==> run K: inputs <==
Design apb_uart, start of the top module:
module apb_uart #(
    parameter SYSTEM_FREQUENCY = 50_000_000,
    parameter SAMPLING_RATE = 16
)(
    input pclk,  
    input preset_n,  
    input psel,
    input penable,
    input pwrite,
    input[11:0] paddr,
    input[3:0] pstrb,
    input[31:0] pwdata,
    output pready,
    output pslverr,
    output[31:0] prdata,
    output irq,
    output logic baud_o,
    output logic tick_rx, 
    input cts_n,
    input rx,
    output tx,
    output rts_n
);
==> flow/config.mk <==
export PLATFORM = sky130hd
export DESIGN_NAME = apb_uart
export DESIGN_NICKNAME = apb_uart
export VERILOG_FILES = /design/flow/design.v
export SDC_FILE = /design/flow/constraint.sdc
export NUM_CORES = 4
export LEC_CHECK = 0
export CAP_MARGIN = 0
export CORE_ASPECT_RATIO = 1.75
export CORE_MARGIN = 2
export CORE_UTILIZATION = 72
export CTS_CLUSTER_SIZE = 50
export HOLD_SLACK_MARGIN = 0.3
export PLACE_DENSITY_LB_ADDON = 0.01
export SETUP_SLACK_MARGIN = 0.96
export SLEW_MARGIN = 20
==> flow/constraint.sdc <==
create_clock -name core_clock -period 3.37 [get_ports {pclk}]
set_input_delay 0.6740 -clock core_clock [delete_from_list [all_inputs] [get_ports {pclk}]]
set_output_delay 0.6740 -clock core_clock [all_outputs]
set_load 0.01 [all_outputs]
run.sh (not shown) runs the stock make flow with config.mk's settings and CLKGATE_MAP_FILE=.
==> run A (differences from run K) <==
CAP_MARGIN = 20   (was 0)
CORE_ASPECT_RATIO = default   (was 1.75)
CORE_UTILIZATION = 61   (was 72)
CTS_CLUSTER_SIZE = default   (was 50)
HOLD_SLACK_MARGIN = default   (was 0.3)
PLACE_DENSITY_LB_ADDON = default   (was 0.01)
SETUP_SLACK_MARGIN = default   (was 0.96)
==> flow/constraint.sdc (replaced) <==
create_clock -name core_clock -period 6.1 [get_ports {pclk}]
set_input_delay 1.2200 -clock core_clock [delete_from_list [all_inputs] [get_ports {pclk}]]
set_output_delay 1.2200 -clock core_clock [all_outputs]
set_load 0.01 [all_outputs]
==> run H (differences from run K) <==
CAP_MARGIN = 20   (was 0)
CORE_ASPECT_RATIO = default   (was 1.75)
HOLD_SLACK_MARGIN = default   (was 0.3)
PLACE_DENSITY_LB_ADDON = 0.0   (was 0.01)
SETUP_SLACK_MARGIN = 0.99   (was 0.96)
==> run E (differences from run K) <==
ABC_AREA = 1   (was default)
CAP_MARGIN = 20   (was 0)
CORE_ASPECT_RATIO = 0.72   (was 1.75)
CTS_CLUSTER_DIAMETER = 374   (was default)
CTS_CLUSTER_SIZE = 10   (was 50)
HOLD_SLACK_MARGIN = default   (was 0.3)
PLACE_DENSITY_LB_ADDON = 0.0   (was 0.01)
SETUP_SLACK_MARGIN = 1.0   (was 0.96)
==> summary of the runs <==
Between run K and run A, the lower hold slack is in run A (gap 0.040 ns).
Against run K, the global-route usage of run A is lower by 6.6 points.
Power, highest first: run H, run E, run K, run A.
Area after synthesis is the same in run A and run H.
Against run K, the routed wire length of run H is larger by about 4%.
Between run A and run H, the lower first-iteration DRC count is in run A (gap about 28%, measured against run H).
The highest critical path depth belongs to run E, the lowest to run A.
Via count, highest first: run E, run H, run K, run A.
Non-clock buffer count: run A is lower than run E (45).
==> figures <==
| quantity | run H | run E | run A | run K |
|---|---|---|---|---|
| Run status | no timing/DRC/antenna violations | no timing/DRC/antenna violations | no timing/DRC/antenna violations | no timing/DRC/antenna violations |
| Terminus of the critical flop-to-flop path | baud_gen_inst.counter_rx[22] | uart_tx_top_inst.fifo_tx_inst.count[4] | baud_gen_inst.tick_tx | uart_tx_top_inst.fifo_tx_inst.count[4] |
| RSZ-0062 raised after global routing | yes | yes | no | yes |
| Sequential share of power | 52.5% | 52.4% | 51.3% | 53.4% |
| Netlist Area Pre-Place | 33300 um^2 | 34000 um^2 | 33300 um^2 | 33300 um^2 |
| Max Fclk | 0.397 GHz | 0.412 GHz | 0.299 GHz | 0.371 GHz |
| Final Hold Slack | 0.218 ns | 0.215 ns | 0.388 ns | 0.427 ns |
| Last element of the critical path | baud_gen_inst.counter_rx[22] | uart_tx_top_inst.fifo_tx_inst.count[4] | baud_gen_inst.tick_tx | uart_tx_top_inst.fifo_tx_inst.count[4] |
| Setup slack after layout | 0.850 ns | 0.945 ns | 2.76 ns | 0.672 ns |
| Static leakage | 0.0134 uW | 0.0149 uW | 0.0129 uW | 0.0132 uW |
| Number of instances on the worst hold path | - | - | 0 | 0 |
| WL met1 | 33700 um | 37100 um | 35400 um | 30400 um |
| Fraction of met1 tracks used by global routing | 47.0% | 52.7% | 40.5% | 39.1% |
| Clock buffers created by TritonCTS | 78 | 90 | 82 | 71 |
| Placed instance count | 3612 | 4450 | 3672 | 3589 |
| Minimum setup slack among reg-to-reg paths | 0.85 ns | 0.95 ns | 2.76 ns | 0.67 ns |
| Area of the core region | 45500 um^2 | 46500 um^2 | 53900 um^2 | 45800 um^2 |
| Area of the multi-input gates | 13700 um^2 | 12800 um^2 | 13200 um^2 | 13800 um^2 |
| Logic gate fraction of the total cell area | 35.6% | 33.2% | 35.3% | 36.0% |

==> 09-12: inputs <==
apb_uart again, from the RTL that the note above started with.
Settings: LEC_CHECK=0, CAP_MARGIN=20, CORE_ASPECT_RATIO=0.71, CORE_MARGIN=2, CORE_UTILIZATION=72, CTS_CLUSTER_DIAMETER=29, PLACE_DENSITY_LB_ADDON=0.01, SETUP_SLACK_MARGIN=0.98, SLEW_MARGIN=20; clock period 3.37 ns.
==> 03-03 (differences from 09-12) <==
ABC_AREA = 1   (was not set)
CELL_PAD_IN_SITES_DETAIL_PLACEMENT = 0   (was not set)
CTS_CLUSTER_DIAMETER = 210   (was 29)
CTS_CLUSTER_SIZE = 15   (was not set)
GPL_ROUTABILITY_DRIVEN = 0   (was not set)
GPL_TIMING_DRIVEN = 1   (was not set)
HOLD_SLACK_MARGIN = 0.3   (was not set)
SETUP_SLACK_MARGIN = 0.96   (was 0.98)
==> 09-06 (differences from 09-12) <==
CORE_ASPECT_RATIO = not set   (was 0.71)
CORE_UTILIZATION = 33   (was 72)
CTS_CLUSTER_DIAMETER = not set   (was 29)
PLACE_DENSITY_LB_ADDON = not set   (was 0.01)
SETUP_SLACK_MARGIN = not set   (was 0.98)
==> flow/constraint.sdc (replaced) <==
create_clock -name core_clock -period 27.7 [get_ports {pclk}]
set_input_delay 5.5400 -clock core_clock [delete_from_list [all_inputs] [get_ports {pclk}]]
set_output_delay 5.5400 -clock core_clock [all_outputs]
set_load 0.01 [all_outputs]
==> results <==
- Against 03-03, the sequential power of 09-06 is lower by 88%.
- Via count: 03-03 > 09-12 > 09-06.
- The lowest worst setup slack belongs to 09-12, the highest to 09-06.
- The lowest register-to-register slack belongs to 09-12, the highest to 09-06.
- Of 09-12 and 09-06, 09-12 has the higher routed wire length (gap 22%, measured against 09-06).
- Non-clock buffer count: 03-03 is higher than 09-06 (57).

==> inputs of exp/delta <==
Starting RTL as in the previous note.
Settings: LEC_CHECK=0, ABC_AREA=1, CAP_MARGIN=20, CORE_MARGIN=2, CORE_UTILIZATION=71, CTS_CLUSTER_DIAMETER=258, CTS_CLUSTER_SIZE=15, HOLD_SLACK_MARGIN=0.29, MAX_ROUTING_LAYER=met4, SLEW_MARGIN=20; clock period 11.8 ns.
==> exp/maple (differences from exp/delta) <==
==> flow/config.mk (replaced) <==
export PLATFORM = sky130hd
export DESIGN_NAME = apb_uart
export DESIGN_NICKNAME = apb_uart
export VERILOG_FILES = /design/flow/design.v
export SDC_FILE = /design/flow/constraint.sdc
export NUM_CORES = 4
export LEC_CHECK = 0
export CAP_MARGIN = 20
export CORE_MARGIN = 2
export CORE_UTILIZATION = 14
export SLEW_MARGIN = 20
==> flow/constraint.sdc (replaced) <==
create_clock -name core_clock -period 30.6 [get_ports {pclk}]
set_input_delay 6.1200 -clock core_clock [delete_from_list [all_inputs] [get_ports {pclk}]]
set_output_delay 6.1200 -clock core_clock [all_outputs]
set_load 0.01 [all_outputs]
==> comparison table <==
metric                                                                            exp/maple                                 exp/delta
Count of tool warnings                                                                   44                                        45
Vertical die dimension                                                               492 µm                                    223 µm
Synthesized Nets                                                                       3125                                      3940
CP Data Arrival Time                                                                2120 ps                                   5970 ps
Syn Area/Cell                                                                      11.0 µm²                                  8.86 µm²
Cell count in the Yosys report                                                         3020                                      3835
Required time at the worst-slack endpoint                                          24480 ps                                  12060 ps
Via count of the first global-routing pass                                            23000                                     26600
Cell area after synthesis                                                         33300 µm²                                 34000 µm²
Dpl cell area                                                                     37700 µm²                                 35200 µm²
Placer's final routability congestion estimate                                        0.794                                     0.927
XORs/XNORs by Area                                                                   0.0415                                    0.0299
R2R Path End                                    apb_slave_inst.register_file_inst.lcr_o[11]  uart_tx_top_inst.fifo_tx_inst.mem[15][7]
Worst setup slack before clock tree synthesis                                      21960 ps                                   5560 ps
Number of logic gates                                                                  1982                                      2419
FP Util                                                                               0.141                                     0.716
Status                                                     no timing/DRC/antenna violations          no timing/DRC/antenna violations
Met3 Use GR                                                                          0.0108                                    0.0583
Total via count in the routed design                                                  23200                                     27600
Num CTS Buffers                                                                          81                                        59
Die extent in x                                                                      492 µm                                    223 µm
Yosys top cell area share                                                             0.286                                     0.280
Bufs w/o clock                                                                          118                                       114

==> inputs of run M <==
Starting RTL as in the previous note.
Settings: LEC_CHECK=0, CAP_MARGIN=25, CELL_PAD_IN_SITES_DETAIL_PLACEMENT=0, CORE_ASPECT_RATIO=1.17, CORE_MARGIN=6, CORE_UTILIZATION=20, CTS_CLUSTER_DIAMETER=57, CTS_CLUSTER_SIZE=15, PLACE_DENSITY=0.93, SETUP_SLACK_MARGIN=0.95, SLEW_MARGIN=10, TNS_END_PERCENT=35; clock period 4.05 ns.
==> inputs of run D, as changes to run M <==
==> flow/config.mk (replaced) <==
export PLATFORM = sky130hd
export DESIGN_NAME = apb_uart
export DESIGN_NICKNAME = apb_uart
export VERILOG_FILES = /design/flow/design.v
export SDC_FILE = /design/flow/constraint.sdc
export NUM_CORES = 4
export LEC_CHECK = 0
export ABC_AREA = 1
export CAP_MARGIN = 20
export CORE_MARGIN = 2
export CORE_UTILIZATION = 72
export CTS_CLUSTER_DIAMETER = 377
export CTS_CLUSTER_SIZE = 10
export SETUP_SLACK_MARGIN = 0.99
export SLEW_MARGIN = 20
==> flow/constraint.sdc (replaced) <==
create_clock -name core_clock -period 3.37 [get_ports {pclk}]
set_input_delay 0.6740 -clock core_clock [delete_from_list [all_inputs] [get_ports {pclk}]]
set_output_delay 0.6740 -clock core_clock [all_outputs]
set_load 0.01 [all_outputs]
==> inputs of run Y, as changes to run M <==
==> flow/config.mk (replaced) <==
export PLATFORM = sky130hd
export DESIGN_NAME = apb_uart
export DESIGN_NICKNAME = apb_uart
export VERILOG_FILES = /design/flow/design.v
export SDC_FILE = /design/flow/constraint.sdc
export NUM_CORES = 4
export LEC_CHECK = 0
export CAP_MARGIN = 20
export CORE_MARGIN = 2
export CORE_UTILIZATION = 40
export SLEW_MARGIN = 20
==> flow/constraint.sdc (replaced) <==
create_clock -name core_clock -period 20.0 [get_ports {pclk}]
set_input_delay 4.0000 -clock core_clock [delete_from_list [all_inputs] [get_ports {pclk}]]
set_output_delay 4.0000 -clock core_clock [all_outputs]
set_load 0.01 [all_outputs]
==> inputs of run C, as changes to run M <==
==> flow/config.mk (replaced) <==
export PLATFORM = sky130hd
export DESIGN_NAME = apb_uart
export DESIGN_NICKNAME = apb_uart
export VERILOG_FILES = /design/flow/design.v
export SDC_FILE = /design/flow/constraint.sdc
export NUM_CORES = 4
export LEC_CHECK = 0
export CAP_MARGIN = 20
export CORE_MARGIN = 2
export CORE_UTILIZATION = 70
export SETUP_SLACK_MARGIN = 0.85
export SLEW_MARGIN = 20
==> flow/constraint.sdc (replaced) <==
create_clock -name core_clock -period 3.44 [get_ports {pclk}]
set_input_delay 0.6880 -clock core_clock [delete_from_list [all_inputs] [get_ports {pclk}]]
set_output_delay 0.6880 -clock core_clock [all_outputs]
set_load 0.01 [all_outputs]
==> results <==
quantity                                                                        run Y                                                run C                                   run D                                   run M
R2r setup slk                                                                16280 ps                                               890 ps                                  900 ps                                 1050 ps
Count of non-filler cells in the finished layout                                 4213                                                 3783                                    4603                                    5298
Non-clock buffer share                                                         0.0311                                               0.0445                                  0.0384                                  0.0321
Final-layout clock-cell area share                                             0.0734                                               0.0709                                  0.0664                                  0.0470
Status                                               no timing/DRC/antenna violations                     no timing/DRC/antenna violations        no timing/DRC/antenna violations        no timing/DRC/antenna violations
Via-to-Cell Ratio                                                                5.46                                                 6.46                                    6.19                                    4.63
Count of clock buffers in the final design                                        132                                                   97                                     148                                     102
P_sw                                                                       0.000719 W                                            0.00407 W                               0.00412 W                               0.00313 W
Delay contributed by the slowest stage of the critical path                    780 ps                                               580 ps                                  360 ps                                  920 ps
M1 wire length                                                                39.1 mm                                              33.6 mm                                 34.7 mm                                 31.2 mm
Initial antenna violation count                                                     4                                                    0                                       1                                       3
Sequential Power                                                            0.00172 W                                             0.0100 W                                0.0102 W                               0.00849 W
Leading cell type by number of instances after synthesis     sky130_fd_sc_hd__dfxtp_1                             sky130_fd_sc_hd__dfxtp_1                 sky130_fd_sc_hd__nor2_1                sky130_fd_sc_hd__dfxtp_1
Number of global-route vias before repair                                       22200                                                24100                                   27900                                   24800
Source of the worst register-to-register timing path                       paddr_d[1]  apb_slave_inst.apb_controller_inst.current_state[2]  uart_tx_top_inst.fifo_tx_inst.count[3]  uart_tx_top_inst.fifo_tx_inst.count[0]
Comb. cell area                                                            13200 um^2                                           13400 um^2                              12800 um^2                              13200 um^2
Relative contribution of combinational cells to total power                     0.022                                                0.023                                   0.020                                   0.025
CP Buf/Inv Count                                                                    1                                                    0                                       3                                       1
HPWL Detailed                                                                 53.9 mm                                              55.0 mm                                 58.1 mm                                 58.9 mm
Count of inserted tapcells                                                       1070                                                  607                                     607                                    2200
Met1 GRT Util                                                                   0.279                                                0.447                                   0.464                                   0.107
Met3 routed wirelength                                                        5.75 mm                                              6.35 mm                                 9.13 mm                                 9.04 mm
Routed WL                                                                     82.6 mm                                              85.9 mm                                 91.1 mm                                 86.6 mm
Worst slew pin tran                                                           1040 ps                                               921 ps                                  894 ps                                 1010 ps
Buffers, non-clock                                                                126                                                  173                                     156                                     128
Complex Gates by Area                                                          0.0981                                               0.0981                                   0.147                                  0.0981
RSZ-0062 raised after global routing                                            false                                                 true                                    true                                    true

==> inputs of v19 <==
apb_uart again, from the RTL that the note above started with.
clock: 4.05 ns
lec_check: 0
cap_margin: 20
cell_pad_in_sites_detail_placement: 1
core_margin: 2
core_utilization: 28
gpl_routability_driven: 0
min_routing_layer: met2
place_density_lb_addon: 0.2
setup_slack_margin: 0.01
slew_margin: 20
tns_end_percent: 35
==> v27: changes against v19 <==
Settings changed: ABC_AREA from default to 1, CAP_MARGIN 20 to 5, CELL_PAD_IN_SITES_DETAIL_PLACEMENT 1 to default, CORE_UTILIZATION 28 to 71, CTS_CLUSTER_DIAMETER from default to 258, CTS_CLUSTER_SIZE from default to 15, GPL_ROUTABILITY_DRIVEN 0 to default, MIN_ROUTING_LAYER met2 to default, PLACE_DENSITY_LB_ADDON 0.2 to default, SETUP_SLACK_MARGIN 0.01 to default, TNS_END_PERCENT 35 to default.
==> flow/constraint.sdc (replaced) <==
create_clock -name core_clock -period 11.4 [get_ports {pclk}]
set_input_delay 2.2800 -clock core_clock [delete_from_list [all_inputs] [get_ports {pclk}]]
set_output_delay 2.2800 -clock core_clock [all_outputs]
set_load 0.01 [all_outputs]
==> job_summary.md <==
## PnR job results

| Metric | Value |
|---|---|
| Status | complete, no violations |
| WL per Instance | 19.9 microns |
| Ys cells | 3835 |
| Synth Area per Inst | 8.86 sq um |
| Worst setup path startpoint | preset_n |
| Clock network fraction of design power | 0.388 |
| Combinational group share of total power | 0.021 |
| Full die area | 49600 sq um |
| Non-clk invs | 454 |
| Net count of the mapped netlist | 3940 |
| Design Power | 5.07 mW |
(the above is from v27)
==> job_summary.md <==
## PnR job results

| Metric | Value |
|---|---|
| Status | complete, no violations |
| Highest achievable clock rate | 310 MHz |
| Max-cap check violation count | 0 |
| Clock network fraction of design power | 0.500 |
| Worst setup path startpoint | baud_gen_inst.BIT_PERIOD_TX[7] |
| Pwr dens | 455 nW/um^2 |
| Net count of the mapped netlist | 3125 |
| Combinational group share of total power | 0.022 |
| Io pins | 94 |
| Synth Area per Inst | 11.0 sq um |
| Area of the multi-input gates | 13200 sq um |
| Type of the most critical hold path | in2async |
| Syn. warnings | 54 |
| Full die area | 122000 sq um |
| Net switching fraction of the power | 0.223 |
| Clock tree from TritonCTS | yes |
| Multi-input combinational cell count | 1982 |
| Ys cells | 3020 |
| Netlist area before placement | 33300 sq um |
| Non-clk invs | 69 |
(the above is from v19)
Power figures rest on the tool's default switching activity, not on a simulated workload.
